$ cat design/flow/design.v
module alu #(parameter DATA_WIDTH = 32, OP = 3)
(
    input wire start,
    input wire clk,
    input wire reset_n,
    input wire [DATA_WIDTH - 1 : 0] A,
    input wire [DATA_WIDTH - 1 : 0] B,
    input wire [OP - 1 : 0] op,
    output reg [DATA_WIDTH - 1 : 0] result,
    output reg done
);
  localparam AND = 3'b000;   
  localparam OR  = 3'b001;   
  localparam ADD = 3'b010;   
  localparam NOP = 3'b011;   
  localparam SUB = 3'b100;   
  localparam MUL = 3'b101;   
  localparam SLT = 3'b110;   
  reg done_reg;
  reg [DATA_WIDTH - 1 : 0] result_reg;
  always @(posedge clk or negedge reset_n) begin
    if (!reset_n) begin
      result_reg <= 32'h00000000;
    end
    else begin
      if(start) begin
        case (op)
          AND: result_reg <=  A & B;
          OR : result_reg <=  A | B;
          ADD: result_reg <=  A + B;
          SUB: result_reg <=  A - B;
          MUL: result_reg <=  A * B;
          SLT: result_reg <= (A < B) ? 32'b1 : 32'b0;
          default: result_reg <= 32'h00000000;
        endcase
      end
    end
  end
  always @(posedge clk or negedge reset_n) begin
    if(!reset_n) begin
      done_reg <= 1'b0;
    end
    else begin
      if(start && (op != NOP)) begin
        done_reg <= 1'b1;
      end
      else begin
        done_reg <= 1'b0;
      end
    end
  end
  always @(posedge clk or negedge reset_n) begin
    if (!reset_n) begin
      done <= 1'b0;
    end
    else begin
      done <= done_reg;
    end
  end
  always @(posedge clk or negedge reset_n) begin
    if (!reset_n) begin
      result <= 32'h00000000;
    end
    else begin
      result <= result_reg;
    end
  end
endmodule
$ cat design/flow/constraint.sdc
create_clock -name core_clock -period 5.12 [get_ports {clk}]
set_input_delay 1.0240 -clock core_clock [delete_from_list [all_inputs] [get_ports {clk}]]
set_output_delay 1.0240 -clock core_clock [all_outputs]
set_load 0.01 [all_outputs]
$ cat design/flow/run.sh
#!/bin/bash
# the make line also repeats each setting of config.mk as NAME=value (left out here)
make -C /OpenROAD-flow-scripts/flow DESIGN_CONFIG=/design/flow/config.mk WORK_HOME=/design/flow/orfs CLKGATE_MAP_FILE= finish
$ cat design/flow/config.mk
export PLATFORM = sky130hd
export DESIGN_NAME = alu
export DESIGN_NICKNAME = alu
export VERILOG_FILES = /design/flow/design.v
export SDC_FILE = /design/flow/constraint.sdc
export NUM_CORES = 4
export LEC_CHECK = 0
export CAP_MARGIN = 10
export CORE_MARGIN = 2
export CORE_UTILIZATION = 72
export CTS_CLUSTER_DIAMETER = 400
export CTS_CLUSTER_SIZE = 99
export HOLD_SLACK_MARGIN = -0.1
export PLACE_DENSITY_LB_ADDON = 0.06
export SLEW_MARGIN = 20
export TNS_END_PERCENT = 10
==> results of run 1 <==
## per-layer routing
layer  track usage  GRT overflow
met3         0.655             9
met4         0.792            95
met1         0.765             7
met5         0.436             0
met2         0.940           138
## through the flow
stage	hold slack [ps]	cells	TNS (ps)	setup WS, ps
after global placement	334	3366	-68720	-3230
after CTS	361	3422	-48720	-2430
after detailed placement	338	3366	-72310	-3370
after floorplan	331	2621	-42780	-2360
## what timing repair did
action / 4_1_cts
cloned: 1
pin swaps: 136
buffers inserted: 39
hold endpoints to repair: 0
endpoints found under the setup margin: 28
gates resized: 367
==> impl_metrics.json, run 1 <==
{
  "lastStage": "5_1_grt",
  "ios": 103,
  "ys_sh_mux": 0.00609,
  "xor_share": 0.0382,
  "ctsRootBufferMaster": "clkbuf_16",
  "async_flop_share": 1.00,
  "grt.total_usage": 0.785,
  "simple_gate_share": 0.153,
  "yosys_most_used_dff": "dfrtp_1",
  "fp_util": 0.736,
  "die_h_um": 179,
  "io_buffers": 102,
  "top_area_cell": "fa_1",
  "cts_max_level": 3,
  "synth_cell_types": 80,
  "top_cell": "inv_1",
  "numCtsBuffers": 9,
  "clock_sinks": 66,
  "synth_flops": 66,
  "cts_max_path_buffers": 2,
  "logic_family": "adder cells",
  "synth_warnings": 1,
  "core_um2": 29900,
  "gp_congestion": 1.11,
  "postPlaceCellArea_um2": 26000,
  "netlist_top_cells_count": "inv_1, fa_1, nor2_1",
  "status": "did not finish",
  "yosys_cells": 2621,
  "die-area_um2": 31900,
  "ys_sh_aoi": 0.125,
  "synthTopCellsByArea": "fa_1, ha_1, inv_1, dfrtp_1, nor2_1",
  "stop_error": "[ERROR GRT-0116] Global routing finished with congestion. Check the congestion regions in the DRC Viewer.",
  "rows": 63,
  "die_w_um": 179,
  "synth_top_area_share": 0.373,
  "adder_share": 0.498,
  "edf_count": 0,
  "avgSynthCellArea_um2": 8.39,
  "synth_nets": 3320,
  "ys_area_um2": 22000,
  "syn_inst": 2621,
  "dp_hpwl_um": 70000,
  "synth.cell_area_um2": 22000,
  "gr-total-overflow": 249,
  "synth_seq_share": 0.0751,
  "hold_buffers": 0
}
==> run 2, diff against run 1 <==
- CAP_MARGIN: 10 -> 20
- CORE_UTILIZATION: 72 -> 68
- CTS_CLUSTER_DIAMETER: 400 -> default
- CTS_CLUSTER_SIZE: 99 -> 37
- HOLD_SLACK_MARGIN: -0.1 -> 0.28
- PLACE_DENSITY_LB_ADDON: 0.06 -> default
- TNS_END_PERCENT: 10 -> 5
- clock period: 5.12 -> 7.72 ns (I/O delays scaled with it)
==> run 2 against run 1 <==
  * The run again fails in 5_1_grt
  * Synthesized cell count stayed put
  * Area after synthesis stayed put
  * Die size is 5.7% higher
==> impl_metrics.json, run 2 <==
{
  "status": "did not finish",
  "lastStage": "5_1_grt",
  "stop_error": "[ERROR GRT-0232] Routing congestion too high. Check the congestion heatmap in the GUI.",
  "die-area_um2": 33800,
  "simple_gate_share": 0.153,
  "ctsRootBufferMaster": "clkbuf_16",
  "die_h_um": 184,
  "synth.cell_area_um2": 22000,
  "synth_seq_share": 0.0751,
  "synth_cell_types": 80,
  "clock_sinks": 66,
  "synth_nets": 3320,
  "postPlaceCellArea_um2": 25800,
  "numCtsBuffers": 9,
  "rows": 65,
  "top_cell": "inv_1",
  "ios": 103,
  "top_area_cell": "fa_1",
  "hold_buffers": 0,
  "fp_util": 0.693,
  "ys_area_um2": 22000,
  "synthTopCellsByArea": "fa_1, ha_1, inv_1, dfrtp_1, nor2_1",
  "cts_max_path_buffers": 2,
  "edf_count": 0,
  "cts_max_level": 3,
  "adder_share": 0.498,
  "die_w_um": 184,
  "netlist_top_cells_count": "inv_1, fa_1, nor2_1",
  "logic_family": "adder cells",
  "gp_congestion": 1.08,
  "ys_sh_aoi": 0.125,
  "synth_flops": 66,
  "yosys_most_used_dff": "dfrtp_1",
  "gr-total-overflow": 14,
  "core_um2": 31700,
  "synth_top_area_share": 0.373,
  "grt.total_usage": 0.670,
  "dp.cells": 3344,
  "io_buffers": 102,
  "async_flop_share": 1.00,
  "syn_inst": 2621,
  "synth_warnings": 1,
  "ys_sh_mux": 0.00609,
  "xor_share": 0.0382,
  "avgSynthCellArea_um2": 8.39,
  "yosys_cells": 2621,
  "dp_hpwl_um": 71400
}
-- run 2: what timing repair did --
action | in CTS
pin swaps | 72
gates resized | 135
gates cloned | 0
buffers inserted | 7
endpoints found under the setup margin | 21
-- run 2: per-layer routing --
layer,track usage,overflow
met4,0.588,4
met2,0.863,10
met3,0.487,0
met1,0.697,0
met5,0.243,0
-- run 2: metrics by stage --
step | setup WS [ps]
2_1_floorplan | -283
3_3_place_gp | -1270
3_5_place_dp | -1270
4_1_cts | -598
==> run 3, diff against run 2 <==
- ABC_AREA: default -> 1
- CORE_ASPECT_RATIO: default -> 0.96
- CORE_MARGIN: 2 -> 10
- CORE_UTILIZATION: 68 -> 51
- CTS_CLUSTER_DIAMETER: default -> 180
- CTS_CLUSTER_SIZE: 37 -> 29
- GPL_ROUTABILITY_DRIVEN: default -> 0
- GPL_TIMING_DRIVEN: default -> 1
- HOLD_SLACK_MARGIN: 0.28 -> default
- MAX_ROUTING_LAYER: default -> met4
- MIN_ROUTING_LAYER: default -> met2
- PLACE_DENSITY_LB_ADDON: default -> 0.16
- SLEW_MARGIN: 20 -> 10
- TNS_END_PERCENT: 5 -> 30
- clock period: 7.72 -> 6.86 ns (I/O delays scaled with it)
==> run 3 against run 2 <==
  * The run again fails in 5_1_grt
  * Die size rose by 66%
  * Area after synthesis rose by 9.3%
  * Synthesized cell count rose by 30%
==> impl_metrics.json, run 3 <==
{
  "status": "did not finish",
  "lastStage": "5_1_grt",
  "stop_error": "[ERROR GRT-0116] Global routing finished with congestion. Check the congestion regions in the DRC Viewer.",
  "cts_max_path_buffers": 2,
  "gr-total-overflow": 9,
  "ctsRootBufferMaster": "clkbuf_16",
  "ys_sh_mux": 0,
  "die_h_um": 233,
  "synth_flops": 66,
  "synth_warnings": 1,
  "die-area_um2": 56200,
  "adder_share": 0.456,
  "synth_top_area_share": 0.342,
  "async_flop_share": 1.00,
  "netlist_top_cells_count": "inv_1, nand2_1, fa_1",
  "rows": 77,
  "yosys_most_used_dff": "dfrtp_1",
  "die_w_um": 242,
  "ys_sh_aoi": 0.0845,
  "ios": 103,
  "synth_cell_types": 51,
  "syn_inst": 3413,
  "numCtsBuffers": 9,
  "clock_sinks": 66,
  "synth_seq_share": 0.0687,
  "core_um2": 46300,
  "avgSynthCellArea_um2": 7.04,
  "synthTopCellsByArea": "fa_1, inv_1, nand2_1, ha_1, dfrtp_1",
  "synth_nets": 4112,
  "cts_max_level": 3,
  "grt.total_usage": 0.618,
  "hold_buffers": 0,
  "fp_util": 0.518,
  "xor_share": 0.00802,
  "io_buffers": 102,
  "top_area_cell": "fa_1",
  "dp.cells": 4335,
  "simple_gate_share": 0.209,
  "ys_area_um2": 24000,
  "yosys_cells": 3413,
  "synth.cell_area_um2": 24000,
  "logic_family": "adder cells",
  "edf_count": 0,
  "top_cell": "inv_1",
  "dp_hpwl_um": 71500
}
[run 3: metal layers]
metal | GRT overflow | global-route usage
met1 | - | -
met2 | 0 | 0.653
met3 | 8 | 0.711
met4 | 1 | 0.377
met5 | - | -
[run 3: timing repair]
item / 4_1_cts
cloned: 12
buffers inserted: 110
pin swaps: 178
setup endpoints to repair: 23
gates resized: 420
[run 3: stage by stage]
stage          instance area (µm²)   util  worst slack (ps)
3_3_place_gp                 28400  0.613             -1470
3_5_place_dp                 28400  0.613             -1550
4_1_cts                      30700  0.663              -662
2_1_floorplan                24300      -              -443
==> run 4, diff against run 3 <==
- ABC_AREA: 1 -> default
- CELL_PAD_IN_SITES_GLOBAL_PLACEMENT: default -> 3
- CORE_ASPECT_RATIO: 0.96 -> 1.01
- CORE_MARGIN: 10 -> 2
- CORE_UTILIZATION: 51 -> 45
- CTS_CLUSTER_DIAMETER: 180 -> default
- CTS_CLUSTER_SIZE: 29 -> default
- GPL_ROUTABILITY_DRIVEN: 0 -> default
- GPL_TIMING_DRIVEN: 1 -> default
- MAX_ROUTING_LAYER: met4 -> default
- MIN_ROUTING_LAYER: met2 -> default
- PLACE_DENSITY_LB_ADDON: 0.16 -> default
- SLEW_MARGIN: 10 -> 15
- TNS_END_PERCENT: 30 -> default
- clock period: 6.86 -> 10.3 ns (I/O delays scaled with it)
==> run 4 against run 3 <==
  * Now clean on timing, DRC and antenna
  * Area after synthesis down 8.5%
  * Die size decreased by 9.9%
  * Synthesized cell count down 23%
==> impl_metrics.json, run 4 <==
{
  "status": "no timing/DRC/antenna violations",
  "logic_family": "adder cells",
  "cpPeakStageDelay_ps": 820,
  "r2r_start": "result_reg[31]$_DFFE_PN0P_",
  "cts_max_level": 3,
  "cts_max_path_buffers": 2,
  "cp_common_cell": "fa_1",
  "min_period_ps": 9840,
  "hold_buffers": 0,
  "warnings": 92,
  "netlist_top_cells_count": "inv_1, fa_1, nor2_1",
  "synth.cell_area_um2": 22000,
  "crit_path_end": "result_reg[23]$_DFFE_PN0P_",
  "maxSlewHeadroom": 0.400,
  "cts_setup_buffers": 0,
  "critPathTopFamily": "adder cells",
  "path_clk_slew_ps": 50,
  "hold_end": "done$_DFF_PN0_",
  "crit_buf_inv": 7,
  "cp.depth": 25,
  "grt_max_degree": 67,
  "async_flop_share": 1.00,
  "synth_top_area_share": 0.373,
  "synth_warnings": 1,
  "final_util": 0.508,
  "worst_slew_pin_slew_ps": 895,
  "fmax_mhz": 102,
  "hp-start": "done_reg$_DFF_PN0_",
  "syn_to_final_growth_pct": 11.8,
  "vias": 19600,
  "reg2regPathDepth": 6,
  "synth_cell_types": 80,
  "fin_tns_setup_ps": 0,
  "grt_setup_unrepaired": "false",
  "grt_antenna_before_repair": 3,
  "simple_gate_share": 0.153,
  "grt.total_usage": 0.368,
  "cts_resized": 0,
  "startpoint_type": "input pin",
  "drt_iter0_drc": 1516,
  "wl_um": 90500,
  "hold_path_class": "reg -> reg",
  "r2r_setup_slack_ps": 8810,
  "mi_logic_area_um2": 18100,
  "core_um2": 48300,
  "drc": 0,
  "seqCellArea_um2": 1650,
  "maxCapViolations": 0,
  "nets": 3433,
  "ys_sh_aoi": 0.125,
  "vias_per_cell": 5.83,
  "top_area_cell": "fa_1",
  "yosys_cells": 2621,
  "ios": 103,
  "ys_area_um2": 22000,
  "wl_per_cell_um": 26.9,
  "cp.arrival_ps": 10030,
  "xor_share": 0.0382,
  "holdPathStages": 0,
  "first_pass_iters": 5,
  "fp_util": 0.455,
  "path_class": "in -> reg",
  "cp_max_fo": 6,
  "cp-end-kind": "flip-flop",
  "grt_pass1_wl_um": 135000,
  "top_cell": "inv_1",
  "slew_violations": 0,
  "adder_share": 0.498,
  "synth_seq_share": 0.0751,
  "clock_sinks": 66,
  "critPathLaunch": "A[8]",
  "syn_inst": 2621,
  "synth_nets": 3320,
  "antenna_cells": 0,
  "rows": 81,
  "synth_flops": 66,
  "dp_hpwl_um": 74400,
  "gr-total-overflow": 0,
  "gp_congestion": 0.974,
  "numCtsBuffers": 9,
  "die-area_um2": 50600,
  "final-setup-viol-count": 0,
  "io_buffers": 102,
  "avgSynthCellArea_um2": 8.39,
  "clock.latency.late_pin_ps": 330,
  "fill_cells": 4743,
  "edf_count": 0,
  "cts_tree": "yes",
  "grt_pass1_vias": 20600,
  "skew_ps": 3.13,
  "ctsRootBufferMaster": "clkbuf_16",
  "finalCritPeriodShare": 0.955,
  "r2r-end": "result_reg[31]$_DFFE_PN0P_",
  "hold_violations": 0,
  "ant_nets": 0,
  "synthTopCellsByArea": "fa_1, ha_1, inv_1, dfrtp_1, nor2_1",
  "yosys_most_used_dff": "dfrtp_1",
  "cp.required_ps": 10490,
  "cpMaxStageDelayCell": "clkdlybuf4s50_1",
  "ys_sh_mux": 0.00609,
  "die_w_um": 224,
  "die_h_um": 226
}
-- run 4: layer usage --
metal  GRT usage  vias to the layer above  routed length, µm
met3      0.0576                      235               6990
li1            -                     8473                  -
met1       0.481                     9960              35900
met4       0.174                        0               5260
met2       0.600                      906              42300
met5           0                        -                  0
-- run 4: cell type report --
| type | count | share of cell area |
|---|---|---|
| Timing Repair Buffer | 231 | 0.0823 |
| Clock inverter | 3 | 0.00163 |
| Sequential cell | 66 | 0.0672 |
| Multi-Input combinational cell | 1950 | 0.734 |
| Clock buffer | 12 | 0.0100 |
| Inverter | 476 | 0.0727 |
| Tap cell | 622 | 0.0317 |
-- run 4: through the flow --
stage	area, µm²	setup WS (ps)	hold slack (ps)	std cells
global placement	24300	282	334	3343
CTS	24500	583	350	3358
detailed placement	24300	266	339	3343
global route	24600	244	363	3360
finish	24600	462	349	3360
floorplan	22000	1220	331	2621
==> run 5, diff against run 4 <==
- ABC_AREA: default -> 0
- CELL_PAD_IN_SITES_GLOBAL_PLACEMENT: 3 -> default
- CORE_ASPECT_RATIO: 1.01 -> 0.96
- CORE_UTILIZATION: 45 -> 72
- CTS_CLUSTER_SIZE: default -> 29
- PLACE_DENSITY_LB_ADDON: default -> 0.19
- SETUP_SLACK_MARGIN: default -> 3.53
- SLEW_MARGIN: 15 -> 10
- clock period: 10.3 -> 12.4 ns (I/O delays scaled with it)
==> run 5 against run 4 <==
  * The run now fails in 5_1_grt
  * Die size shrank 37%
  * Synthesized cell count is the same
  * Area after synthesis is the same
==> impl_metrics.json, run 5 <==
{
  "fp_util": 0.732,
  "synth_flops": 66,
  "top_area_cell": "fa_1",
  "synth_nets": 3320,
  "rows": 62,
  "adder_share": 0.498,
  "syn_inst": 2621,
  "synth_cell_types": 80,
  "async_flop_share": 1.00,
  "synth_seq_share": 0.0751,
  "io_buffers": 102,
  "cts_max_path_buffers": 2,
  "synth.cell_area_um2": 22000,
  "synthTopCellsByArea": "fa_1, ha_1, inv_1, dfrtp_1, nor2_1",
  "yosys_cells": 2621,
  "die-area_um2": 32000,
  "synth_top_area_share": 0.373,
  "edf_count": 0,
  "lastStage": "5_1_grt",
  "numCtsBuffers": 9,
  "synth_warnings": 1,
  "avgSynthCellArea_um2": 8.39,
  "top_cell": "inv_1",
  "grt.total_usage": 0.773,
  "dp_hpwl_um": 62400,
  "cts_max_level": 3,
  "core_um2": 30000,
  "ys_sh_aoi": 0.125,
  "gp_congestion": 1.08,
  "netlist_top_cells_count": "inv_1, fa_1, nor2_1",
  "logic_family": "adder cells",
  "ys_sh_mux": 0.00609,
  "gr-total-overflow": 48,
  "ctsRootBufferMaster": "clkbuf_16",
  "stop_error": "[ERROR GRT-0116] Global routing finished with congestion. Check the congestion regions in the DRC Viewer.",
  "simple_gate_share": 0.153,
  "die_h_um": 175,
  "yosys_most_used_dff": "dfrtp_1",
  "ys_area_um2": 22000,
  "die_w_um": 182,
  "status": "did not finish",
  "clock_sinks": 66,
  "xor_share": 0.0382,
  "ios": 103
}
==> run 5: layer usage <==
layer	global-route usage	overflow
met1	0.783	0
met2	0.900	19
met3	0.663	1
met4	0.709	27
met5	0.551	1
==> run 5: repair_timing <==
action | in CTS
hold buffers | 0
setup endpoints to repair | 23
cloned | 4
setup buffers | 149
pin swaps | 98
gates resized | 469
==> run 5: per-stage QoR <==
| step | hold WS [ps] | cell area, µm² | instances | worst slack (ps) |
|---|---|---|---|---|
| 3_3_place_gp | 333 | 23300 | 3011 | 1600 |
| 2_1_floorplan | 331 | 22200 | 2621 | 3460 |
| 3_5_place_dp | 343 | 23300 | 3011 | 1460 |
| 4_1_cts | 355 | 26000 | 3180 | 3480 |
==> run 6, diff against run 5 <==
- CORE_UTILIZATION: 72 -> 68
- HOLD_SLACK_MARGIN: default -> 0.29
- PLACE_DENSITY_LB_ADDON: 0.19 -> default
- SETUP_SLACK_MARGIN: 3.53 -> default
- clock period: 12.4 -> 8.07 ns (I/O delays scaled with it)
==> run 6 against run 5 <==
  * The flow again stops in 5_1_grt
  * Area after synthesis unchanged
  * Die size up 5.7%
  * Synthesized cell count unchanged
==> impl_metrics.json, run 6 <==
{
  "dp_hpwl_um": 72000,
  "status": "did not finish",
  "top_area_cell": "fa_1",
  "logic_family": "adder cells",
  "xor_share": 0.0382,
  "top_cell": "inv_1",
  "simple_gate_share": 0.153,
  "dp.cells": 3351,
  "die_h_um": 180,
  "gr-total-overflow": 100,
  "die-area_um2": 33800,
  "cts_max_path_buffers": 2,
  "die_w_um": 188,
  "ys_sh_mux": 0.00609,
  "netlist_top_cells_count": "inv_1, fa_1, nor2_1",
  "hold_buffers": 0,
  "synth.cell_area_um2": 22000,
  "synth_warnings": 1,
  "adder_share": 0.498,
  "io_buffers": 102,
  "yosys_cells": 2621,
  "ios": 103,
  "edf_count": 0,
  "avgSynthCellArea_um2": 8.39,
  "synthTopCellsByArea": "fa_1, ha_1, inv_1, dfrtp_1, nor2_1",
  "syn_inst": 2621,
  "clock_sinks": 66,
  "rows": 64,
  "lastStage": "5_1_grt",
  "ys_sh_aoi": 0.125,
  "cts_max_level": 3,
  "numCtsBuffers": 9,
  "ys_area_um2": 22000,
  "ctsRootBufferMaster": "clkbuf_16",
  "core_um2": 31900,
  "synth_seq_share": 0.0751,
  "yosys_most_used_dff": "dfrtp_1",
  "post-place-ws_ps": -1020,
  "fp_util": 0.690,
  "synth_nets": 3320,
  "stop_error": "[ERROR GRT-0116] Global routing finished with congestion. Check the congestion regions in the DRC Viewer.",
  "synth_top_area_share": 0.373,
  "gp_congestion": 1.11,
  "synth_cell_types": 80,
  "grt.total_usage": 0.696,
  "async_flop_share": 1.00,
  "synth_flops": 66
}
run 6: through the flow:
step | instance area, µm² | hold slack [ps] | setup TNS, ps
after global placement | 25700 | 332 | -12160
after floorplan | 22100 | 331 | -11.1
after CTS | 27300 | 355 | 0
after detailed placement | 25700 | 343 | -14550
run 6: metal layers:
| metal | global-route usage | GRT overflow |
|---|---|---|
| met5 | 0.215 | 1 |
| met4 | 0.631 | 48 |
| met3 | 0.532 | 3 |
| met2 | 0.890 | 48 |
| met1 | 0.707 | 0 |
run 6: repair_timing:
item / in CTS
setup buffers: 69
resized: 337
pin swaps: 127
setup endpoints to repair: 20
==> run 7, diff against run 6 <==
- ABC_AREA: 0 -> default
- CORE_ASPECT_RATIO: 0.96 -> default
- CTS_CLUSTER_SIZE: 29 -> 36
- HOLD_SLACK_MARGIN: 0.29 -> default
- SLEW_MARGIN: 10 -> 20
- clock period: 8.07 -> 7.79 ns (I/O delays scaled with it)
==> run 7 against run 6 <==
  * The run again fails in 5_1_grt
  * Synthesized cell count is the same
  * Area after synthesis is the same
  * Die size is essentially flat
==> impl_metrics.json, run 7 <==
{
  "dp.cells": 3336,
  "synthTopCellsByArea": "fa_1, ha_1, inv_1, dfrtp_1, nor2_1",
  "synth_flops": 66,
  "grt.total_usage": 0.752,
  "fp_util": 0.693,
  "numCtsBuffers": 9,
  "ys_sh_mux": 0.00609,
  "ys_sh_aoi": 0.125,
  "gr-total-overflow": 233,
  "avgSynthCellArea_um2": 8.39,
  "synth_nets": 3320,
  "rows": 65,
  "die_w_um": 184,
  "die_h_um": 184,
  "ios": 103,
  "io_buffers": 102,
  "simple_gate_share": 0.153,
  "stop_error": "[ERROR GRT-0116] Global routing finished with congestion. Check the congestion regions in the DRC Viewer.",
  "core_um2": 31700,
  "die-area_um2": 33800,
  "cts_max_level": 3,
  "top_area_cell": "fa_1",
  "yosys_cells": 2621,
  "clock_sinks": 66,
  "synth.cell_area_um2": 22000,
  "synth_warnings": 1,
  "gp_congestion": 1.07,
  "xor_share": 0.0382,
  "logic_family": "adder cells",
  "synth_cell_types": 80,
  "async_flop_share": 1.00,
  "dp_hpwl_um": 70700,
  "netlist_top_cells_count": "inv_1, fa_1, nor2_1",
  "lastStage": "5_1_grt",
  "yosys_most_used_dff": "dfrtp_1",
  "adder_share": 0.498,
  "synth_seq_share": 0.0751,
  "ys_area_um2": 22000,
  "status": "did not finish",
  "syn_inst": 2621,
  "postPlaceCellArea_um2": 25800,
  "cts_max_path_buffers": 2,
  "ctsRootBufferMaster": "clkbuf_16",
  "synth_top_area_share": 0.373,
  "top_cell": "inv_1",
  "edf_count": 0
}
==> run 7: routing by layer <==
layer,overflow,track usage
met4,85,0.691
met2,132,0.913
met1,2,0.767
met5,2,0.361
met3,12,0.608
==> run 7: what timing repair did <==
| action | 4_1_cts |
|---|---|
| setup buffers | 85 |
| endpoints found under the setup margin | 21 |
| hold buffers | 0 |
| resized | 481 |
| pin swaps | 165 |
==> run 7: per-stage QoR <==
| step | TNS (ps) | util | hold WS, ps | worst slack, ps |
|---|---|---|---|---|
| after floorplan | -790 | - | 331 | -227 |
| after global placement | -17090 | 0.813 | 333 | -1150 |
| after detailed placement | -19250 | 0.813 | 341 | -1280 |
| after CTS | -537 | 0.879 | 357 | -187 |
==> run 8, diff against run 7 <==
- ABC_AREA: default -> 1
- CORE_ASPECT_RATIO: default -> 0.5
- CORE_UTILIZATION: 68 -> 59
- CTS_CLUSTER_DIAMETER: default -> 378
- CTS_CLUSTER_SIZE: 36 -> 98
- MAX_ROUTING_LAYER: default -> met4
- clock period: 7.79 -> 9.5 ns (I/O delays scaled with it)
==> run 8 against run 7 <==
  * Now clean on timing, DRC and antenna
  * Die size grew 26%
  * Synthesized cell count grew 30%
  * Area after synthesis up 9.3%
==> impl_metrics.json, run 8 <==
{
  "status": "no timing/DRC/antenna violations",
  "hold_end": "result[26]$_DFF_PN0_",
  "core_um2": 40300,
  "synth_seq_share": 0.0687,
  "rows": 52,
  "top_cell": "inv_1",
  "drc": 0,
  "maxCapViolations": 0,
  "cts_tree": "yes",
  "fin_tns_setup_ps": 0,
  "cp_common_cell": "fa_1",
  "final_util": 0.655,
  "xor_share": 0.00802,
  "nets": 4184,
  "first_pass_iters": 6,
  "r2r_start": "result_reg[8]$_DFFE_PN0P_",
  "finalCritPeriodShare": 0.956,
  "hold_buffers": 0,
  "dp_hpwl_um": 70900,
  "cp_max_fo": 8,
  "synth_top_area_share": 0.342,
  "warnings": 92,
  "syn_inst": 3413,
  "die-area_um2": 42400,
  "critPathTopFamily": "adder cells",
  "grt_pass1_wl_um": 131000,
  "reg2regPathDepth": 2,
  "clock_sinks": 66,
  "hp-start": "result_reg[26]$_DFFE_PN0P_",
  "edf_count": 0,
  "vias": 22500,
  "io_buffers": 102,
  "cp.required_ps": 9680,
  "worst_slew_pin_slew_ps": 1040,
  "fp_util": 0.597,
  "synth_flops": 66,
  "crit_path_end": "result_reg[17]$_DFFE_PN0P_",
  "adder_share": 0.456,
  "final-setup-viol-count": 0,
  "ys_sh_aoi": 0.0845,
  "grt.total_usage": 0.426,
  "die_h_um": 147,
  "clock.latency.late_pin_ps": 340,
  "logic_family": "adder cells",
  "r2r-end": "result_reg[8]$_DFFE_PN0P_",
  "grt_setup_unrepaired": "false",
  "simple_gate_share": 0.209,
  "gp_congestion": 1.07,
  "synthTopCellsByArea": "fa_1, inv_1, nand2_1, ha_1, dfrtp_1",
  "cpMaxStageDelayCell": "clkdlybuf4s50_1",
  "die_w_um": 289,
  "yosys_most_used_dff": "dfrtp_1",
  "holdPathStages": 0,
  "startpoint_type": "input pin",
  "gr-total-overflow": 0,
  "skew_ps": 12.2,
  "hold_violations": 0,
  "ys_sh_mux": 0,
  "maxSlewHeadroom": 0.302,
  "ios": 103,
  "crit_chain": "clkdlybuf4s50_1, ha_1, inv_1, fa_1, inv_1, fa_1, fa_1, inv_1, fa_1, inv_1, ha_1, ha_1, fa_1, fa_1, ha_1, a21o_1, a21oi_1, nand3_1, a21oi_1, inv_1, o21ai_0, nand3_1, o21ai_0, nand2_1",
  "path_clk_slew_ps": 50,
  "vias_per_cell": 5.59,
  "cpPeakStageDelay_ps": 730,
  "cp.depth": 24,
  "cts_max_level": 3,
  "fmax_mhz": 110,
  "avgSynthCellArea_um2": 7.04,
  "numCtsBuffers": 9,
  "yosys_cells": 3413,
  "synth.cell_area_um2": 24000,
  "slew_violations": 0,
  "wl_per_cell_um": 21.2,
  "syn_to_final_growth_pct": 9.77,
  "path_class": "in -> reg",
  "synth_cell_types": 51,
  "drt_iter0_drc": 2473,
  "synth_warnings": 1,
  "cp.arrival_ps": 9260,
  "grt_pass1_vias": 22400,
  "ctsRootBufferMaster": "clkbuf_16",
  "hold_path_class": "reg -> reg",
  "grt_antenna_before_repair": 4,
  "cts_setup_buffers": 0,
  "wl_um": 85400,
  "cts_max_path_buffers": 2,
  "top_area_cell": "fa_1",
  "netlist_top_cells_count": "inv_1, nand2_1, fa_1",
  "min_period_ps": 9080,
  "grt_max_degree": 67,
  "r2r_setup_slack_ps": 8750,
  "crit_buf_inv": 6,
  "critPathLaunch": "A[7]",
  "ant_nets": 0,
  "cts_resized": 0,
  "ys_area_um2": 24000,
  "async_flop_share": 1.00,
  "cp-end-kind": "flip-flop",
  "synth_nets": 4112
}
## run 8: final cells by class
type / instances / area [µm²]
Timing Repair Buffer: 200 / 1910
Tap cell: 540 / 676
Multi-Input combinational cell: 2247 / 18200
Inverter: 961 / 3610
Fill cell: 3657 / 13900
Clock buffer: 11 / 243
Antenna cell: 4 / 10.0
Clock inverter: 5 / 77.6
Sequential cell: 66 / 1650
## run 8: per-stage QoR
stage / area (µm²) / setup WS, ps / hold WS (ps) / instances
after floorplan: 24000 / 1290 / 331 / 3413
after global placement: 26000 / 191 / 347 / 4014
after detailed placement: 26000 / 202 / 361 / 4014
after CTS: 26400 / 526 / 372 / 4030
after global routing: 26400 / 153 / 378 / 4034
final: 26400 / 420 / 371 / 4034
## run 8: routing by layer
| metal | vias up | GRT usage | wire length, µm |
|---|---|---|---|
| li1 | 10200 | - | - |
| met1 | 10900 | 0.618 | 36500 |
| met2 | 1330 | 0.583 | 34300 |
| met3 | 142 | 0.118 | 12000 |
| met4 | 0 | 0.116 | 2500 |
| met5 | - | - | 0 |
==> run 9, diff against run 8 <==
- ABC_AREA: 1 -> default
- CAP_MARGIN: 20 -> 0
- CELL_PAD_IN_SITES_DETAIL_PLACEMENT: default -> 2
- CELL_PAD_IN_SITES_GLOBAL_PLACEMENT: default -> 3
- CORE_ASPECT_RATIO: 0.5 -> 1.01
- CORE_UTILIZATION: 59 -> 45
- CTS_CLUSTER_DIAMETER: 378 -> 305
- CTS_CLUSTER_SIZE: 98 -> default
- GPL_ROUTABILITY_DRIVEN: default -> 0
- GPL_TIMING_DRIVEN: default -> 1
- HOLD_SLACK_MARGIN: default -> 0.06
- PLACE_DENSITY_LB_ADDON: default -> 0.25
- SETUP_SLACK_MARGIN: default -> 1.31
- SLEW_MARGIN: 20 -> 35
- TNS_END_PERCENT: default -> 35
- clock period: 9.5 -> 12.5 ns (I/O delays scaled with it)
==> run 9 against run 8 <==
  * Utilization shrank 16 points
  * Still clean on timing, DRC and antenna
  * Largest cell class unchanged
  * Global-route usage is 3.3 points higher
  * Hold slack got worse by 18 ps
  * Sequential share of layout area rose by 0.58 points
  * Area after synthesis is 8.5% lower
  * Highest routed layer unchanged
  * Critical path type unchanged
==> impl_metrics.json, run 9 <==
{
  "hp-start": "done_reg$_DFF_PN0_",
  "synth_flops": 66,
  "r2r_start": "result_reg[31]$_DFFE_PN0P_",
  "xor_share": 0.0382,
  "synth_seq_share": 0.0751,
  "final-setup-viol-count": 0,
  "crit_path_end": "result_reg[23]$_DFFE_PN0P_",
  "clock.latency.late_pin_ps": 350,
  "core_um2": 48300,
  "hold_end": "done$_DFF_PN0_",
  "synthTopCellsByArea": "fa_1, ha_1, inv_1, dfrtp_1, nor2_1",
  "holdPathStages": 0,
  "grt_pass1_wl_um": 162000,
  "die-area_um2": 50600,
  "status": "no timing/DRC/antenna violations",
  "die_h_um": 226,
  "netlist_top_cells_count": "inv_1, fa_1, nor2_1",
  "r2r-end": "result_reg[31]$_DFFE_PN0P_",
  "adder_share": 0.498,
  "synth_cell_types": 80,
  "synth_top_area_share": 0.373,
  "cp.depth": 25,
  "synth.cell_area_um2": 22000,
  "drc": 0,
  "io_buffers": 102,
  "skew_ps": 7.69,
  "ys_area_um2": 22000,
  "drt_iter0_drc": 2012,
  "nets": 3372,
  "synth_warnings": 1,
  "grt.total_usage": 0.459,
  "synth_nets": 3320,
  "vias_per_cell": 6.40,
  "path_class": "in -> reg",
  "hold_path_class": "reg -> reg",
  "startpoint_type": "input pin",
  "wl_per_cell_um": 33.5,
  "die_w_um": 224,
  "fin_tns_setup_ps": 0,
  "yosys_cells": 2621,
  "cpPeakStageDelay_ps": 980,
  "grt_antenna_before_repair": 7,
  "crit_buf_inv": 7,
  "critPathLaunch": "B[4]",
  "maxSlewHeadroom": 0.329,
  "fill_cells": 5369,
  "hold_buffers": 0,
  "slew_violations": 0,
  "yosys_most_used_dff": "dfrtp_1",
  "cts_max_path_buffers": 2,
  "fp_util": 0.455,
  "worst_slew_pin_slew_ps": 1010,
  "r2r_setup_slack_ps": 10920,
  "maxCapViolations": 0,
  "critPathTopFamily": "adder cells",
  "vias": 21100,
  "top_area_cell": "fa_1",
  "logic_family": "adder cells",
  "clock_sinks": 66,
  "grt_setup_unrepaired": "true",
  "cp_max_fo": 14,
  "cp_common_cell": "fa_1",
  "warnings": 91,
  "cts_max_level": 3,
  "path_clk_slew_ps": 60,
  "cp.required_ps": 12720,
  "ctsRootBufferMaster": "clkbuf_16",
  "post-place-ws_ps": 1140,
  "reg2regPathDepth": 6,
  "ios": 103,
  "finalCritPeriodShare": 0.882,
  "grt_pass1_vias": 24400,
  "edf_count": 0,
  "ys_sh_aoi": 0.125,
  "top_cell": "inv_1",
  "numCtsBuffers": 9,
  "min_period_ps": 11030,
  "syn_inst": 2621,
  "ant_nets": 0,
  "seqCellArea_um2": 1650,
  "simple_gate_share": 0.153,
  "hold_violations": 0,
  "cts_tree": "yes",
  "async_flop_share": 1.00,
  "cpMaxStageDelayCell": "clkdlybuf4s50_1",
  "gr-total-overflow": 0,
  "avgSynthCellArea_um2": 8.39,
  "ys_sh_mux": 0.00609,
  "cp.arrival_ps": 11250,
  "setup_ws_ps": 1470,
  "mi_logic_area_um2": 18100,
  "syn_to_final_growth_pct": 9.85,
  "wl_um": 111000,
  "cp-end-kind": "flip-flop",
  "first_pass_iters": 6,
  "grt_max_degree": 67,
  "rows": 81,
  "fmax_mhz": 90.7,
  "dp_hpwl_um": 89400
}
-- run 9: per-layer routing --
metal,up-vias,GRT usage,share of wire
li1,8348,-,-
met1,11000,0.503,0.35
met2,1252,0.738,0.47
met3,572,0.100,0.084
met4,0,0.339,0.091
met5,-,-,0
-- run 9: through the flow --
step           instances  area (µm²)  hold slack, ps  utilization
6_report            3306       24200             353        0.500
5_1_grt             3305       24100             364        0.500
4_1_cts             3290       24000             355        0.497
3_5_place_dp        3274       23700             340        0.490
2_1_floorplan       2621       22000             331            -
3_3_place_gp        3274       23700             335        0.491
-- run 9: what timing repair did --
item / in CTS / in global routing
resized: 0 / 7
endpoints found under the setup margin: 0 / 5
setup buffers: 0 / 10
-- run 9: area by class of cell --
cell class,count,area share
Inverter,476,0.0746
Antenna cell,6,0.000622
Timing Repair Buffer,170,0.0630
Multi-Input combinational cell,1950,0.748
Sequential cell,66,0.0684
Clock buffer,9,0.00932
Tap cell,622,0.0322
Clock inverter,7,0.00389
==> run 10, diff against run 9 <==
- CELL_PAD_IN_SITES_DETAIL_PLACEMENT: 2 -> default
- CELL_PAD_IN_SITES_GLOBAL_PLACEMENT: 3 -> default
- CORE_ASPECT_RATIO: 1.01 -> default
- CORE_UTILIZATION: 45 -> 70
- CTS_CLUSTER_DIAMETER: 305 -> default
- CTS_CLUSTER_SIZE: default -> 37
- GPL_ROUTABILITY_DRIVEN: 0 -> default
- GPL_TIMING_DRIVEN: 1 -> default
- HOLD_SLACK_MARGIN: 0.06 -> 0.29
- MAX_ROUTING_LAYER: met4 -> default
- PLACE_DENSITY_LB_ADDON: 0.25 -> default
- SETUP_SLACK_MARGIN: 1.31 -> 1.99
- SLEW_MARGIN: 35 -> 20
- TNS_END_PERCENT: 35 -> default
- clock period: 12.5 -> 7.61 ns (I/O delays scaled with it)
==> run 10 against run 9 <==
  * The flow now stops in 5_1_grt
  * Synthesized cell count unchanged
  * Die size down 35%
  * Area after synthesis did not move
==> impl_metrics.json, run 10 <==
{
  "post-place-ws_ps": -1300,
  "dp_hpwl_um": 72100,
  "die_h_um": 181,
  "io_buffers": 102,
  "cts_max_path_buffers": 2,
  "numCtsBuffers": 9,
  "ys_sh_aoi": 0.125,
  "yosys_most_used_dff": "dfrtp_1",
  "synth_seq_share": 0.0751,
  "ios": 103,
  "synth_warnings": 1,
  "synth_top_area_share": 0.373,
  "logic_family": "adder cells",
  "clock_sinks": 66,
  "ctsRootBufferMaster": "clkbuf_16",
  "ys_sh_mux": 0.00609,
  "stop_error": "[ERROR GRT-0116] Global routing finished with congestion. Check the congestion regions in the DRC Viewer.",
  "core_um2": 30700,
  "cts_max_level": 3,
  "netlist_top_cells_count": "inv_1, fa_1, nor2_1",
  "async_flop_share": 1.00,
  "die-area_um2": 32800,
  "gr-total-overflow": 426,
  "adder_share": 0.498,
  "top_cell": "inv_1",
  "rows": 64,
  "syn_inst": 2621,
  "synth.cell_area_um2": 22000,
  "edf_count": 0,
  "top_area_cell": "fa_1",
  "status": "did not finish",
  "xor_share": 0.0382,
  "synth_flops": 66,
  "synth_nets": 3320,
  "lastStage": "5_1_grt",
  "synthTopCellsByArea": "fa_1, ha_1, inv_1, dfrtp_1, nor2_1",
  "yosys_cells": 2621,
  "ys_area_um2": 22000,
  "hold_buffers": 0,
  "die_w_um": 181,
  "fp_util": 0.715,
  "dp.cells": 3345,
  "gp_congestion": 1.12,
  "synth_cell_types": 80,
  "grt.total_usage": 0.840,
  "simple_gate_share": 0.153,
  "avgSynthCellArea_um2": 8.39
}
==> run 10: routing by layer <==
layer,track usage,overflow
met3,0.725,15
met1,0.826,14
met2,0.978,253
met5,0.456,0
met4,0.849,144
==> run 10: what timing repair did <==
action                                  in CTS
resized                                    554
gates cloned                                 0
pin swaps                                  205
buffers inserted                            71
endpoints found under the setup margin      28
==> run 10: per-stage QoR <==
step	hold WS [ps]	cell area (µm²)
detailed placement	336	26200
floorplan	331	22700
CTS	366	28500
global placement	333	26200
==> run 11, diff against run 10 <==
- ABC_AREA: default -> 0
- CAP_MARGIN: 0 -> 20
- CORE_ASPECT_RATIO: default -> 0.71
- CORE_UTILIZATION: 70 -> 72
- CTS_CLUSTER_SIZE: 37 -> 29
- HOLD_SLACK_MARGIN: 0.29 -> -0.1
- PLACE_DENSITY: default -> 0.67
- SETUP_SLACK_MARGIN: 1.99 -> -0.57
- SLEW_MARGIN: 20 -> 10
- clock period: 7.61 -> 8.35 ns (I/O delays scaled with it)
==> run 11 against run 10 <==
  * Area after synthesis did not move
  * Die size shrank 2.7%
  * The layout now fails its checks (negative setup slack)
  * Synthesized cell count did not move
==> impl_metrics.json, run 11 <==
{
  "status": "complete, but fails checks",
  "check.faults": "negative setup slack",
  "cp_max_fo": 5,
  "startpoint_type": "input pin",
  "ctsRootBufferMaster": "clkbuf_16",
  "setup_ws_ps": -523,
  "hold_buffers": 0,
  "final-setup-viol-count": 18,
  "first_pass_iters": 6,
  "hold_path_class": "reg -> reg",
  "maxCapViolations": 0,
  "synth_nets": 3320,
  "synth_cell_types": 80,
  "netlist_top_cells_count": "inv_1, fa_1, nor2_1",
  "synth_warnings": 1,
  "cp-end-kind": "flip-flop",
  "cp.depth": 28,
  "hp-start": "done_reg$_DFF_PN0_",
  "finalCritPeriodShare": 1.06,
  "cts_max_level": 3,
  "simple_gate_share": 0.153,
  "cts_max_path_buffers": 2,
  "die_w_um": 211,
  "wl_per_cell_um": 26.6,
  "die-area_um2": 32000,
  "dp_hpwl_um": 71900,
  "syn_to_final_growth_pct": 17.8,
  "ys_area_um2": 22000,
  "hold_end": "done$_DFF_PN0_",
  "synth_flops": 66,
  "drt_iter0_drc": 3269,
  "gp_congestion": 1.09,
  "logic_family": "adder cells",
  "synth_seq_share": 0.0751,
  "top_area_cell": "fa_1",
  "ios": 103,
  "holdPathStages": 0,
  "ant_nets": 0,
  "crit_path_end": "result_reg[19]$_DFFE_PN0P_",
  "vias_per_cell": 6.79,
  "rows": 53,
  "yosys_most_used_dff": "dfrtp_1",
  "maxSlewHeadroom": 0.226,
  "synth_top_area_share": 0.373,
  "top_cell": "inv_1",
  "critPathLaunch": "A[9]",
  "io_buffers": 102,
  "numCtsBuffers": 9,
  "reg2regPathDepth": 6,
  "cpPeakStageDelay_ps": 550,
  "cpMaxStageDelayCell": "fa_1",
  "cts_tree": "yes",
  "min_period_ps": 8870,
  "async_flop_share": 1.00,
  "postPlaceCellArea_um2": 25500,
  "grt_max_degree": 67,
  "cp.arrival_ps": 9090,
  "path_clk_slew_ps": 60,
  "avgSynthCellArea_um2": 8.39,
  "fp_util": 0.737,
  "grt_antenna_before_repair": 10,
  "final_area_um2": 25900,
  "ys_sh_aoi": 0.125,
  "yosys_cells": 2621,
  "ys_sh_mux": 0.00609,
  "hold_violations": 0,
  "fin_tns_setup_ps": -7050,
  "grt.total_usage": 0.569,
  "edf_count": 0,
  "die_h_um": 151,
  "gr-total-overflow": 0,
  "adder_share": 0.498,
  "r2r_setup_slack_ps": 6830,
  "slew_violations": 0,
  "synthTopCellsByArea": "fa_1, ha_1, inv_1, dfrtp_1, nor2_1",
  "fmax_mhz": 113,
  "synth.cell_area_um2": 22000,
  "final_util": 0.868,
  "crit_buf_inv": 10,
  "syn_inst": 2621,
  "r2r-end": "result_reg[31]$_DFFE_PN0P_",
  "warnings": 93,
  "clock_sinks": 66,
  "xor_share": 0.0382,
  "core_um2": 29800,
  "worst_slew_pin_slew_ps": 1160,
  "path_class": "in -> reg",
  "vias": 22500,
  "skew_ps": 8.33,
  "grt_pass1_vias": 23300,
  "drc": 0,
  "cp.required_ps": 8570,
  "clock.latency.late_pin_ps": 350,
  "nets": 3617,
  "r2r_start": "result_reg[31]$_DFFE_PN0P_",
  "critPathTopFamily": "adder cells",
  "wl_um": 88000,
  "grt_pass1_wl_um": 133000,
  "grt_setup_unrepaired": "true"
}
[run 11: layout make-up]
| cell class | count | area, µm² |
|---|---|---|
| Multi-Input combinational cell | 1950 | 18100 |
| Clock buffer | 9 | 225 |
| Tap cell | 385 | 482 |
| Fill cell | 1584 | 3950 |
| Antenna cell | 5 | 12.5 |
| Sequential cell | 66 | 1650 |
| Timing Repair Buffer | 415 | 3510 |
| Clock inverter | 6 | 92.6 |
| Inverter | 476 | 1790 |
[run 11: timing repair]
| item | 4_1_cts | 5_1_grt |
|---|---|---|
| resized | 0 | 32 |
| buffers inserted | 0 | 0 |
| endpoints found under the setup margin | 0 | 15 |
[run 11: stage by stage]
| stage | hold slack (ps) | instances | worst slack [ps] |
|---|---|---|---|
| finish | 359 | 3312 | -523 |
| global route | 376 | 3308 | -839 |
| CTS | 361 | 3306 | -511 |
| detailed placement | 348 | 3291 | -830 |
| global placement | 335 | 3291 | -652 |
| floorplan | 331 | 2621 | -337 |
[run 11: routing by layer]
metal,GRT usage,wire length (µm)
met5,0.0345,188
met4,0.442,9230
met3,0.296,16100
met2,0.803,35100
met1,0.651,27400
==> run 12, diff against run 11 <==
- ABC_AREA: 0 -> default
- CELL_PAD_IN_SITES_DETAIL_PLACEMENT: default -> 2
- CORE_ASPECT_RATIO: 0.71 -> 1.57
- CORE_UTILIZATION: 72 -> 31
- CTS_CLUSTER_SIZE: 29 -> 47
- HOLD_SLACK_MARGIN: -0.1 -> 0.15
- PLACE_DENSITY: 0.67 -> default
- PLACE_DENSITY_LB_ADDON: default -> 0.1
- SETUP_SLACK_MARGIN: -0.57 -> default
- SLEW_MARGIN: 10 -> 0
- clock period: 8.35 -> 5.34 ns (I/O delays scaled with it)
==> run 12 against run 11 <==
  * The layout still fails its checks (negative setup slack)
  * Sequential share of layout area fell by 1.2 points
  * Register-to-register slack got worse by 3100 ps
  * Worst setup slack worse by 2000 ps
  * Clock-buffer cell count rose by 4
  * Clock skew decreased by 3.8 ps
  * Via count increased by 2.3%
  * Critical path depth fell by 5
  * Global-route usage down 23 points
==> impl_metrics.json, run 12 <==
{
  "synth_seq_share": 0.0751,
  "io_buffers": 102,
  "crit_buf_inv": 6,
  "simple_gate_share": 0.153,
  "final-setup-viol-count": 26,
  "r2r_setup_slack_ps": 3690,
  "syn_to_final_growth_pct": 45.3,
  "critPathLaunch": "B[1]",
  "syn_inst": 2621,
  "seqCellArea_um2": 1650,
  "hold_buffers": 0,
  "drc": 0,
  "hold_path_class": "reg -> reg",
  "r2r-end": "result_reg[31]$_DFFE_PN0P_",
  "cp.depth": 23,
  "clock.latency.late_pin_ps": 330,
  "reg2regPathDepth": 6,
  "yosys_cells": 2621,
  "ios": 103,
  "die-area_um2": 73100,
  "grt_antenna_before_repair": 2,
  "yosys_most_used_dff": "dfrtp_1",
  "grt_max_degree": 54,
  "cp.required_ps": 5520,
  "wl_um": 134000,
  "ant_nets": 0,
  "clock_sinks": 66,
  "cpPeakStageDelay_ps": 680,
  "critPathTopFamily": "adder cells",
  "core_um2": 70400,
  "grt.total_usage": 0.336,
  "cp_max_fo": 10,
  "netlist_top_cells_count": "inv_1, fa_1, nor2_1",
  "top_area_cell": "fa_1",
  "maxSlewHeadroom": 0.459,
  "crit_chain": "clkdlybuf4s50_1, buf_12, buf_4, inv_6, nor2_1, fa_1, inv_1, fa_1, fa_1, inv_1, fa_1, fa_1, fa_1, fa_1, ha_4, nand2_2, nor2_1, and3_1, a211o_1, and3_4, or3_1, a31oi_1, a32oi_1",
  "vias": 23000,
  "rows": 122,
  "path_class": "in -> reg",
  "r2r_start": "result_reg[31]$_DFFE_PN0P_",
  "maxCapViolations": 0,
  "synth_nets": 3320,
  "synth_flops": 66,
  "ys_sh_aoi": 0.125,
  "grt_setup_unrepaired": "true",
  "fill_cells": 7536,
  "hold_violations": 0,
  "numCtsBuffers": 9,
  "first_pass_iters": 5,
  "hold_end": "done$_DFF_PN0_",
  "ctsRootBufferMaster": "clkbuf_16",
  "synth_warnings": 1,
  "xor_share": 0.0382,
  "cp.arrival_ps": 8060,
  "drt_iter0_drc": 1417,
  "fmax_mhz": 127,
  "startpoint_type": "input pin",
  "synth_top_area_share": 0.373,
  "cts_max_path_buffers": 2,
  "gr-total-overflow": 0,
  "vias_per_cell": 5.59,
  "min_period_ps": 7870,
  "dp_hpwl_um": 96700,
  "adder_share": 0.498,
  "grt_pass1_vias": 26200,
  "check.faults": "negative setup slack",
  "ys_area_um2": 22000,
  "avgSynthCellArea_um2": 8.39,
  "die_w_um": 217,
  "path_clk_slew_ps": 50,
  "hold_slack_ps": 354,
  "wl_per_cell_um": 32.6,
  "fp_util": 0.312,
  "logic_family": "adder cells",
  "grt_pass1_wl_um": 178000,
  "cp-end-kind": "flip-flop",
  "mi_logic_area_um2": 20300,
  "synth_cell_types": 80,
  "cp_common_cell": "fa_1",
  "hp-start": "done_reg$_DFF_PN0_",
  "warnings": 93,
  "synthTopCellsByArea": "fa_1, ha_1, inv_1, dfrtp_1, nor2_1",
  "holdPathStages": 0,
  "setup_ws_ps": -2530,
  "nets": 3881,
  "cts_tree": "yes",
  "async_flop_share": 1.00,
  "ys_sh_mux": 0.00609,
  "edf_count": 0,
  "crit_path_end": "result_reg[30]$_DFFE_PN0P_",
  "synth.cell_area_um2": 22000,
  "cpMaxStageDelayCell": "fa_1",
  "slew_violations": 0,
  "skew_ps": 4.54,
  "gp_congestion": 0.945,
  "die_h_um": 338,
  "top_cell": "inv_1",
  "worst_slew_pin_slew_ps": 805,
  "cts_max_level": 3,
  "finalCritPeriodShare": 1.47,
  "status": "complete, but fails checks"
}
==> run 12: through the flow <==
stage                     TNS, ps  area, µm²   util  std cells  setup slack [ps]
after floorplan            -35220      22600      -       2621             -2180
after global placement     -69430      27500  0.391       3964             -3350
after detailed placement   -71520      27500  0.391       3964             -3470
after CTS                  -43470      30700  0.436       4082             -2210
after global routing       -52220      31900  0.454       4117             -2600
final                      -49650      31900  0.454       4119             -2530
==> run 12: metal layers <==
metal | share of wire | track usage | up-vias
li1 | - | - | 9383
met1 | 0.35 | 0.367 | 12100
met2 | 0.50 | 0.615 | 1040
met3 | 0.053 | 0.0308 | 534
met4 | 0.095 | 0.224 | 2
met5 | 0.00011 | 0 | -
==> run 12: area by class of cell <==
cell class | instances | share of cell area
multi-input combinational | 1950 | 0.637
tap | 930 | 0.0364
clock buffer | 13 | 0.00783
clock inverter | 3 | 0.000470
antenna | 2 | 0.000157
sequential | 66 | 0.0517
inverter | 476 | 0.0622
timing repair buffer | 679 | 0.205
==> run 12: timing repair <==
item	4_1_cts	5_1_grt
buffers inserted	106	49
gates cloned	2	1
setup endpoints to repair	26	26
gates resized	705	275
pin swaps	272	176
==> run 13, diff against run 12 <==
- ABC_AREA: default -> 0
- CELL_PAD_IN_SITES_DETAIL_PLACEMENT: 2 -> default
- CORE_ASPECT_RATIO: 1.57 -> 1.75
- CORE_MARGIN: 2 -> 10
- CORE_UTILIZATION: 31 -> 51
- CTS_CLUSTER_DIAMETER: default -> 180
- CTS_CLUSTER_SIZE: 47 -> 29
- GPL_ROUTABILITY_DRIVEN: default -> 0
- GPL_TIMING_DRIVEN: default -> 0
- MAX_ROUTING_LAYER: default -> met4
- MIN_ROUTING_LAYER: default -> met1
- PLACE_DENSITY_LB_ADDON: 0.1 -> 0.16
- SLEW_MARGIN: 0 -> 10
- TNS_END_PERCENT: default -> 30
- clock period: 5.34 -> 6.86 ns (I/O delays scaled with it)
==> run 13 against run 12 <==
  * Still fails the layout checks on negative setup slack
  * Synthesized cell count stayed put
  * Critical path depth grew 1
  * Cell count is 17% lower
  * Utilization is 19 points higher
  * Clock-buffer cell count unchanged
  * Design area shrank 15%
  * Hold slack improved by 15 ps
==> impl_metrics.json, run 13 <==
{
  "numCtsBuffers": 9,
  "drt_iter0_drc": 2228,
  "reg2regPathDepth": 6,
  "die_h_um": 295,
  "top_area_cell": "fa_1",
  "grt.total_usage": 0.378,
  "cp.depth": 24,
  "logic_family": "adder cells",
  "clock.latency.late_pin_ps": 350,
  "synthTopCellsByArea": "fa_1, ha_1, inv_1, dfrtp_1, nor2_1",
  "min_period_ps": 8050,
  "synth_nets": 3320,
  "synth_warnings": 1,
  "critPathLaunch": "A[0]",
  "crit_buf_inv": 5,
  "hold_path_class": "reg -> reg",
  "skew_ps": 1.35,
  "fill_cells": 3532,
  "cpPeakStageDelay_ps": 570,
  "clock_sinks": 66,
  "xor_share": 0.0382,
  "cts_tree": "yes",
  "status": "complete, but fails checks",
  "r2r-end": "result_reg[31]$_DFFE_PN0P_",
  "cp_common_cell": "fa_1",
  "yosys_most_used_dff": "dfrtp_1",
  "top_cell": "inv_1",
  "postPlaceCellArea_um2": 23900,
  "grt_pass1_wl_um": 140000,
  "cts_max_level": 3,
  "ios": 103,
  "adder_share": 0.498,
  "hp-start": "result_reg[28]$_DFFE_PN0P_",
  "hold_violations": 0,
  "worst_slew_pin_slew_ps": 1160,
  "die-area_um2": 52100,
  "syn_inst": 2621,
  "vias": 21400,
  "cp_max_fo": 10,
  "slew_violations": 0,
  "dp_hpwl_um": 74000,
  "netlist_top_cells_count": "inv_1, fa_1, nor2_1",
  "fmax_mhz": 124,
  "cp-end-kind": "flip-flop",
  "synth_top_area_share": 0.373,
  "async_flop_share": 1.00,
  "io_buffers": 99,
  "synth_flops": 66,
  "grt_max_degree": 67,
  "synth_seq_share": 0.0751,
  "warnings": 94,
  "cts_max_path_buffers": 2,
  "ys_sh_aoi": 0.125,
  "finalCritPeriodShare": 1.17,
  "grt_antenna_before_repair": 4,
  "final_area_um2": 27300,
  "cp.arrival_ps": 8250,
  "r2r_setup_slack_ps": 5240,
  "startpoint_type": "input pin",
  "synth.cell_area_um2": 22000,
  "maxCapViolations": 0,
  "nets": 3555,
  "ant_nets": 0,
  "yosys_cells": 2621,
  "r2r_start": "result_reg[31]$_DFFE_PN0P_",
  "cpMaxStageDelayCell": "fa_1",
  "mi_logic_area_um2": 19100,
  "crit_path_end": "result_reg[30]$_DFFE_PN0P_",
  "check.faults": "negative setup slack",
  "vias_per_cell": 6.26,
  "gr-total-overflow": 0,
  "path_class": "in -> reg",
  "setup_ws_ps": -1190,
  "syn_to_final_growth_pct": 24.1,
  "seqCellArea_um2": 1650,
  "wl_per_cell_um": 28.2,
  "grt_pass1_vias": 22700,
  "ys_area_um2": 22000,
  "fp_util": 0.517,
  "cp.required_ps": 7050,
  "simple_gate_share": 0.153,
  "maxSlewHeadroom": 0.225,
  "synth_cell_types": 80,
  "core_um2": 42500,
  "edf_count": 0,
  "wl_um": 96700,
  "crit_chain": "clkdlybuf4s18_2, clkinv_4, clkbuf_4, nor2_1, fa_1, fa_1, inv_1, fa_1, inv_1, ha_1, ha_1, fa_1, fa_1, fa_1, ha_4, a211oi_2, o21ai_1, a211oi_2, o31ai_2, a211o_1, and3_4, or3_4, a31oi_1, a32oi_1",
  "rows": 100,
  "final-setup-viol-count": 22,
  "path_clk_slew_ps": 50,
  "die_w_um": 177,
  "hold_end": "result[28]$_DFF_PN0_",
  "ctsRootBufferMaster": "clkbuf_16",
  "grt_setup_unrepaired": "true",
  "first_pass_iters": 14,
  "drc": 0,
  "avgSynthCellArea_um2": 8.39,
  "ys_sh_mux": 0.00609,
  "critPathTopFamily": "adder cells",
  "holdPathStages": 0
}
[run 13: routing by layer]
| metal | share of wire | global-route usage | routed length (µm) | vias to the layer above |
|---|---|---|---|---|
| met5 | 0 | - | 0 | - |
| met4 | 0.12 | 0.338 | 11400 | 0 |
| met3 | 0.10 | 0.0777 | 9930 | 582 |
| met2 | 0.47 | 0.604 | 45100 | 1587 |
| met1 | 0.31 | 0.386 | 30300 | 10500 |
| li1 | - | - | - | 8734 |
[run 13: through the flow]
step           setup WS, ps   util  hold WS [ps]  TNS (ps)  std cells
6_report              -1190  0.641           369    -18040       3426
5_1_grt               -1220  0.641           370    -20000       3425
4_1_cts               -1050  0.623           369    -14310       3388
3_5_place_dp          -3430  0.562           343    -65950       3281
3_3_place_gp          -3400  0.562           334    -64780       3281
2_1_floorplan          -971      -           331    -10390       2621
[run 13: cell type report]
type,instances,area share
Buffer,127,0.0533
Sequential cell,66,0.0606
Tap cell,561,0.0257
Clock buffer,13,0.00991
Multi-Input combinational cell,1950,0.700
Inverter,476,0.0743
Antenna cell,5,0.000459
Clock inverter,2,0.00128
Timing Repair Buffer,226,0.0746
[run 13: what timing repair did]
action | 4_1_cts | 5_1_grt
hold buffers | 0 | 0
pin swaps | 100 | 75
gates resized | 587 | 155
cloned | 2 | 0
setup buffers | 92 | 34
endpoints found under the setup margin | 25 | 23
==> run 14, diff against run 13 <==
- CORE_ASPECT_RATIO: 1.75 -> 0.96
- CORE_MARGIN: 10 -> 2
- CORE_UTILIZATION: 51 -> 64
- CTS_CLUSTER_DIAMETER: 180 -> default
- GPL_ROUTABILITY_DRIVEN: 0 -> default
- GPL_TIMING_DRIVEN: 0 -> default
- HOLD_SLACK_MARGIN: 0.15 -> -0.06
- MAX_ROUTING_LAYER: met4 -> default
- MIN_ROUTING_LAYER: met1 -> default
- PLACE_DENSITY: default -> 0.65
- PLACE_DENSITY_LB_ADDON: 0.16 -> default
- SETUP_SLACK_MARGIN: default -> -0.48
- TNS_END_PERCENT: 30 -> default
- clock period: 6.86 -> 7.68 ns (I/O delays scaled with it)
==> run 14 against run 13 <==
  * The layout still fails its checks (negative setup slack)
  * Area after synthesis did not move
  * Utilization rose by 15 points
  * Die size fell by 31%
  * Sequential cell count did not move
  * Critical endpoint is now result_reg[23]$_DFFE_PN0P_
==> impl_metrics.json, run 14 <==
{
  "maxSlewHeadroom": 0.199,
  "postPlaceCellArea_um2": 25700,
  "cts_max_level": 3,
  "rows": 66,
  "yosys_most_used_dff": "dfrtp_1",
  "warnings": 94,
  "final_util": 0.791,
  "critPathTopFamily": "adder cells",
  "fill_cells": 2215,
  "dp_hpwl_um": 72600,
  "cts_tree": "yes",
  "hold_path_class": "reg -> reg",
  "vias_per_cell": 6.55,
  "cpMaxStageDelayCell": "fa_1",
  "fin_tns_setup_ps": -12360,
  "cp_common_cell": "fa_1",
  "avgSynthCellArea_um2": 8.39,
  "ys_sh_mux": 0.00609,
  "yosys_cells": 2621,
  "final_area_um2": 26800,
  "worst_slew_pin_slew_ps": 1200,
  "die-area_um2": 35900,
  "r2r_start": "result_reg[31]$_DFFE_PN0P_",
  "ctsRootBufferMaster": "clkbuf_16",
  "core_um2": 33900,
  "vias": 22300,
  "grt_antenna_before_repair": 7,
  "netlist_top_cells_count": "inv_1, fa_1, nor2_1",
  "cts_max_path_buffers": 2,
  "async_flop_share": 1.00,
  "logic_family": "adder cells",
  "setup_ws_ps": -811,
  "die_h_um": 186,
  "startpoint_type": "input pin",
  "r2r-end": "result_reg[31]$_DFFE_PN0P_",
  "ant_nets": 0,
  "r2r_setup_slack_ps": 6200,
  "grt.total_usage": 0.528,
  "cp_max_fo": 7,
  "adder_share": 0.498,
  "reg2regPathDepth": 6,
  "syn_to_final_growth_pct": 21.8,
  "check.faults": "negative setup slack",
  "nets": 3654,
  "ys_area_um2": 22000,
  "ys_sh_aoi": 0.125,
  "numCtsBuffers": 9,
  "top_cell": "inv_1",
  "critPathLaunch": "B[5]",
  "grt_setup_unrepaired": "true",
  "final-setup-viol-count": 21,
  "drc": 0,
  "fp_util": 0.649,
  "syn_inst": 2621,
  "synth_top_area_share": 0.373,
  "crit_buf_inv": 7,
  "grt_pass1_wl_um": 136000,
  "simple_gate_share": 0.153,
  "maxCapViolations": 0,
  "hold_end": "done$_DFF_PN0_",
  "xor_share": 0.0382,
  "holdPathStages": 0,
  "gp_congestion": 1.07,
  "ios": 103,
  "synth_flops": 66,
  "path_class": "in -> reg",
  "synth_nets": 3320,
  "hold_slack_ps": 369,
  "cp.arrival_ps": 8690,
  "finalCritPeriodShare": 1.11,
  "drt_iter0_drc": 2891,
  "grt_pass1_vias": 23100,
  "min_period_ps": 8490,
  "grt_max_degree": 67,
  "synth_seq_share": 0.0751,
  "cp.depth": 26,
  "skew_ps": 5.02,
  "synth.cell_area_um2": 22000,
  "cpPeakStageDelay_ps": 680,
  "wl_per_cell_um": 27.9,
  "hp-start": "done_reg$_DFF_PN0_",
  "clock_sinks": 66,
  "slew_violations": 0,
  "cp-end-kind": "flip-flop",
  "wl_um": 95300,
  "top_area_cell": "fa_1",
  "path_clk_slew_ps": 60,
  "fmax_mhz": 118,
  "synth_cell_types": 80,
  "io_buffers": 102,
  "clock.latency.late_pin_ps": 330,
  "cp.required_ps": 7880,
  "die_w_um": 193,
  "edf_count": 0,
  "crit_path_end": "result_reg[23]$_DFFE_PN0P_",
  "status": "complete, but fails checks",
  "first_pass_iters": 21,
  "synthTopCellsByArea": "fa_1, ha_1, inv_1, dfrtp_1, nor2_1",
  "gr-total-overflow": 0,
  "synth_warnings": 1,
  "hold_violations": 0
}
run 14: metal layers:
metal / global-route usage / wire, µm
met1: 0.604 / 29800
met2: 0.762 / 39600
met3: 0.224 / 15000
met4: 0.440 / 10600
met5: 0.0242 / 337
run 14: final cells by class:
type	count	area [µm²]	share of cell area
multi-input cells	1950	18600	0.695
repair buffers	452	3780	0.141
inverters	476	1850	0.0691
flip-flops and latches	66	1650	0.0617
well taps	442	553	0.0207
clock buffers	12	236	0.00883
clock inverters	3	65.1	0.00243
diodes	11	27.5	0.00103
run 14: timing repair:
action | 4_1_cts | 5_1_grt
pin swaps | 35 | 40
endpoints found under the setup margin | 18 | 20
hold buffers | 0 | 0
gates cloned | 0 | 1
buffers inserted | 14 | 20
resized | 147 | 132
run 14: stage by stage:
stage / setup slack, ps / std cells
after floorplan: -430 / 2621
after global placement: -1370 / 3373
after detailed placement: -1370 / 3373
after CTS: -479 / 3392
after global routing: -1130 / 3403
final: -811 / 3412
